==> inputs of violet <==
// AHB2CAN_top
module AHB2CAN_top
(
	input logic HCLK, HRESETn, HWRITE, HSEL,
	input logic [31:0] HADDR, HWDATA,
	input logic [1:0] HTRANS,
	input logic [2:0] HBURST, HSIZE,
	output logic [31:0] HRDATA,
	output logic HRESP, HREADYOUT,
	input logic rx_data,
	output logic tx_data
);
reg [31:0] sensor_data;
reg [15:0] address, command_data;
reg slave_wait, renable, wenable;
reg [2:0] data_size, burst_size;
reg sensor_fifo_full, sensor_fifo_empty, sensor_read, sensor_write, command_fifo_full, command_fifo_empty, command_read, command_write;
reg [31:0] command_rdata, sensor_rdata, command_wdata, sensor_wdata;
reg read_fifo, write_fifo;
reg [31:0] CAN_rx_data, CAN_tx_data;
AHB_Slave AHBS (.HCLK(HCLK), 
		.HRESETn(HRESETn), 
		.HWRITE(HWRITE),
		.HSEL(HSEL),
		.HADDR(HADDR),
		.HWDATA(HWDATA),
		.HTRANS(HTRANS),
		.HBURST(HBURST),
		.HSIZE(HSIZE),
		.HRDATA(HRDATA),
		.HRESP(HRESP),
		.HREADYOUT(HREADYOUT),
		.sensor_data(sensor_data),
		.address(address),
		.command_data(command_data),
		.slave_wait(slave_wait),
		.renable(renable),
		.wenable(wenable),
		.data_size(data_size),
		.burst_size(burst_size)
);
Control_Unit CU(.clk(HCLK),
		.n_rst(HRESETn),
		.command_data(command_data),
		.address(address),
		.renable(renable),
		.wenable(wenable),
		.data_size(data_size),
		.burst_size(burst_size),
		.sensor_data(sensor_data),
		.slave_wait(slave_wait),
		.sensor_fifo_full(sensor_fifo_full),
		.sensor_fifo_empty(sensor_fifo_empty),
		.command_fifo_full(command_fifo_full),
		.command_fifo_empty(command_fifo_empty),
		.sensor_read(sensor_read),
		.sensor_write(sensor_write),
		.command_read(command_read),
		.command_write(command_write),
		.command_rdata(command_rdata),
		.command_wdata(command_wdata),
		.sensor_rdata(sensor_rdata),
		.sensor_wdata(sensor_wdata),
		.rx_data(CAN_rx_data),
		.read_fifo(read_fifo),
		.write_fifo(write_fifo),
  ...
Settings: LEC_CHECK=0, CAP_MARGIN=20, CELL_PAD_IN_SITES_GLOBAL_PLACEMENT=0, CORE_MARGIN=9, CORE_UTILIZATION=48, MAX_ROUTING_LAYER=met4, SLEW_MARGIN=25; clock period 10.0 ns.
run.sh (not shown) runs the stock make flow with config.mk's settings and CLKGATE_MAP_FILE=.
==> harbor (differences from violet) <==
- CELL_PAD_IN_SITES_GLOBAL_PLACEMENT: 0 -> unset
- CORE_MARGIN: 9 -> 2
- CORE_UTILIZATION: 48 -> 61
- MAX_ROUTING_LAYER: met4 -> unset
- SLEW_MARGIN: 25 -> 20
==> flow/constraint.sdc (replaced) <==
create_clock -name core_clock -period 4.95 [get_ports {HCLK}]
set_input_delay 0.9900 -clock core_clock [delete_from_list [all_inputs] [get_ports {HCLK}]]
set_output_delay 0.9900 -clock core_clock [all_outputs]
set_load 0.01 [all_outputs]
==> results.ini <==
[final_layout]
post-route-util=0.701
seqCellArea_um2=16000
clkbuf_count=114

[pwr]
p_leak_nw=13.0
finalPower_mw=12.7
clkPwrFrac=0.502

[run_status]
status=no timing/DRC/antenna violations

[detailed_routing]
dr_wl_met3_um=6210

[placed_design]
gp_congestion=0.815

[floorplanning]
die_area_um2=52800
fp-utilization=0.619
rows=82

[timing]
worst_slew_pin_slew_ns=1.14

[grt]
grt_pass1_vias=24100
gr-usage-met2=0.567

[worst_setup_path]
crit_family=flip-flops

[run]
warnings=148

-- figures above: harbor

==> results.ini <==
[run]
warnings=144

[grt]
gr-usage-met2=0.396

[floorplanning]
rows=92

[run_status]
status=no timing/DRC/antenna violations

[final_layout]
seqCellArea_um2=16000
clkbuf_count=104

[pwr]
finalPower_mw=6.35
p_leak_nw=12.9
clkPwrFrac=0.506

[timing]
worst_slew_pin_slew_ns=1.10

-- figures above: violet


---

==> try-quartz <==
Starting RTL as in the previous note.
Settings: LEC_CHECK=0, ABC_AREA=1, CAP_MARGIN=20, CORE_MARGIN=2, CORE_UTILIZATION=72, CTS_CLUSTER_SIZE=94, HOLD_SLACK_MARGIN=0.29, PLACE_DENSITY_LB_ADDON=0.2, SETUP_SLACK_MARGIN=-0.12, SLEW_MARGIN=20; clock period 1.72 ns.
==> try-ember (differences from try-quartz) <==
==> flow/config.mk (replaced) <==
export PLATFORM = sky130hd
export DESIGN_NAME = AHB2CAN_top
export DESIGN_NICKNAME = AHB2CAN_top
export VERILOG_FILES = /design/flow/design.v
export SDC_FILE = /design/flow/constraint.sdc
export NUM_CORES = 4
export LEC_CHECK = 0
export CAP_MARGIN = 20
export CORE_MARGIN = 2
export CORE_UTILIZATION = 72
export SLEW_MARGIN = 20
==> flow/constraint.sdc (replaced) <==
create_clock -name core_clock -period 8.89 [get_ports {HCLK}]
set_input_delay 1.7780 -clock core_clock [delete_from_list [all_inputs] [get_ports {HCLK}]]
set_output_delay 1.7780 -clock core_clock [all_outputs]
set_load 0.01 [all_outputs]
==> try-fjord (differences from try-quartz) <==
==> flow/config.mk (replaced) <==
export PLATFORM = sky130hd
export DESIGN_NAME = AHB2CAN_top
export DESIGN_NICKNAME = AHB2CAN_top
export VERILOG_FILES = /design/flow/design.v
export SDC_FILE = /design/flow/constraint.sdc
export NUM_CORES = 4
export LEC_CHECK = 0
export CAP_MARGIN = 20
export CELL_PAD_IN_SITES_DETAIL_PLACEMENT = 0
export CELL_PAD_IN_SITES_GLOBAL_PLACEMENT = 0
export CORE_MARGIN = 2
export CORE_UTILIZATION = 72
export CTS_CLUSTER_DIAMETER = 98
export CTS_CLUSTER_SIZE = 14
export MAX_ROUTING_LAYER = met4
export PLACE_DENSITY_LB_ADDON = 0.28
export SETUP_SLACK_MARGIN = 0.62
export SLEW_MARGIN = 20
==> flow/constraint.sdc (replaced) <==
create_clock -name core_clock -period 4.94 [get_ports {HCLK}]
set_input_delay 0.9880 -clock core_clock [delete_from_list [all_inputs] [get_ports {HCLK}]]
set_output_delay 0.9880 -clock core_clock [all_outputs]
set_load 0.01 [all_outputs]
==> try-tundra (differences from try-quartz) <==
==> flow/config.mk (replaced) <==
export PLATFORM = sky130hd
export DESIGN_NAME = AHB2CAN_top
export DESIGN_NICKNAME = AHB2CAN_top
export VERILOG_FILES = /design/flow/design.v
export SDC_FILE = /design/flow/constraint.sdc
export NUM_CORES = 4
export LEC_CHECK = 0
export CAP_MARGIN = 20
export CORE_MARGIN = 2
export CORE_UTILIZATION = 40
export SLEW_MARGIN = 20
==> flow/constraint.sdc (replaced) <==
create_clock -name core_clock -period 5.11 [get_ports {HCLK}]
set_input_delay 1.0220 -clock core_clock [delete_from_list [all_inputs] [get_ports {HCLK}]]
set_output_delay 1.0220 -clock core_clock [all_outputs]
set_load 0.01 [all_outputs]
==> comparison table <==
quantity	try-fjord	try-quartz	try-ember	try-tundra
Status	no timing/DRC/antenna violations	aborted with a tool error	no timing/DRC/antenna violations	no timing/DRC/antenna violations
Stage where the flow stopped	-	global routing	-	-
Total number of warnings across the stage logs	148	-	146	148
Endpoint of the lowest-slack register-to-register path	CANbus.data_stored_command[31]	-	CANbus.data_stored_command[31]	CANbus.data_stored_command[8]
Sequential fraction of design power	55.1%	-	49.9%	47.2%
Num CTS Buffers	59	80	75	81
Startpoint type of the worst setup path	register	-	register	register
Unique masters post-synth	72	49	72	72
Power of the clock network	4710 uW	-	3270 uW	6350 uW
Cell count after synthesis	2802	6729	2802	2802
Clock group share of total power	42.6%	-	48.2%	50.8%
Initial Util	72.55%	72.55%	72.55%	40.30%
Final sequential cell count	749	-	749	749
Peak ir drop on the vdd network	0.0003056 V	-	0.0001724 V	0.0002516 V
Horizontal extent of the die	211.9 um	247.2 um	211.9 um	282.9 um
Routed wirelength normalized by instance count	25.14 um	-	24.26 um	23.12 um
Number of well-tap cells placed	585	-	585	1040
Critical path endpoint category	output port	-	output port	output port
Number of standard cells reported by yosys	2802	6729	2802	2802
Netlist Area Pre-Place	31110 um^2	42580 um^2	31110 um^2	31110 um^2
Total negative slack	0 ps	-	0 ps	0 ps
Final critical-path setup slack	59.71 ps	-	735.1 ps	103.4 ps
Required time worst endpoint	3950 ps	-	7110 ps	4090 ps
Clock tree from TritonCTS	done	-	done	done
Non-filler cells, final	3409	-	3398	3880
Detailed-route wire length on metal 1	30760 um	-	30990 um	36860 um
Power per standard cell area	320.3 nW/um^2	-	196.7 nW/um^2	349.7 nW/um^2
Post_cts resized	20	498	0	6
No activity file was given, so power comes from the tool's default toggle rates.
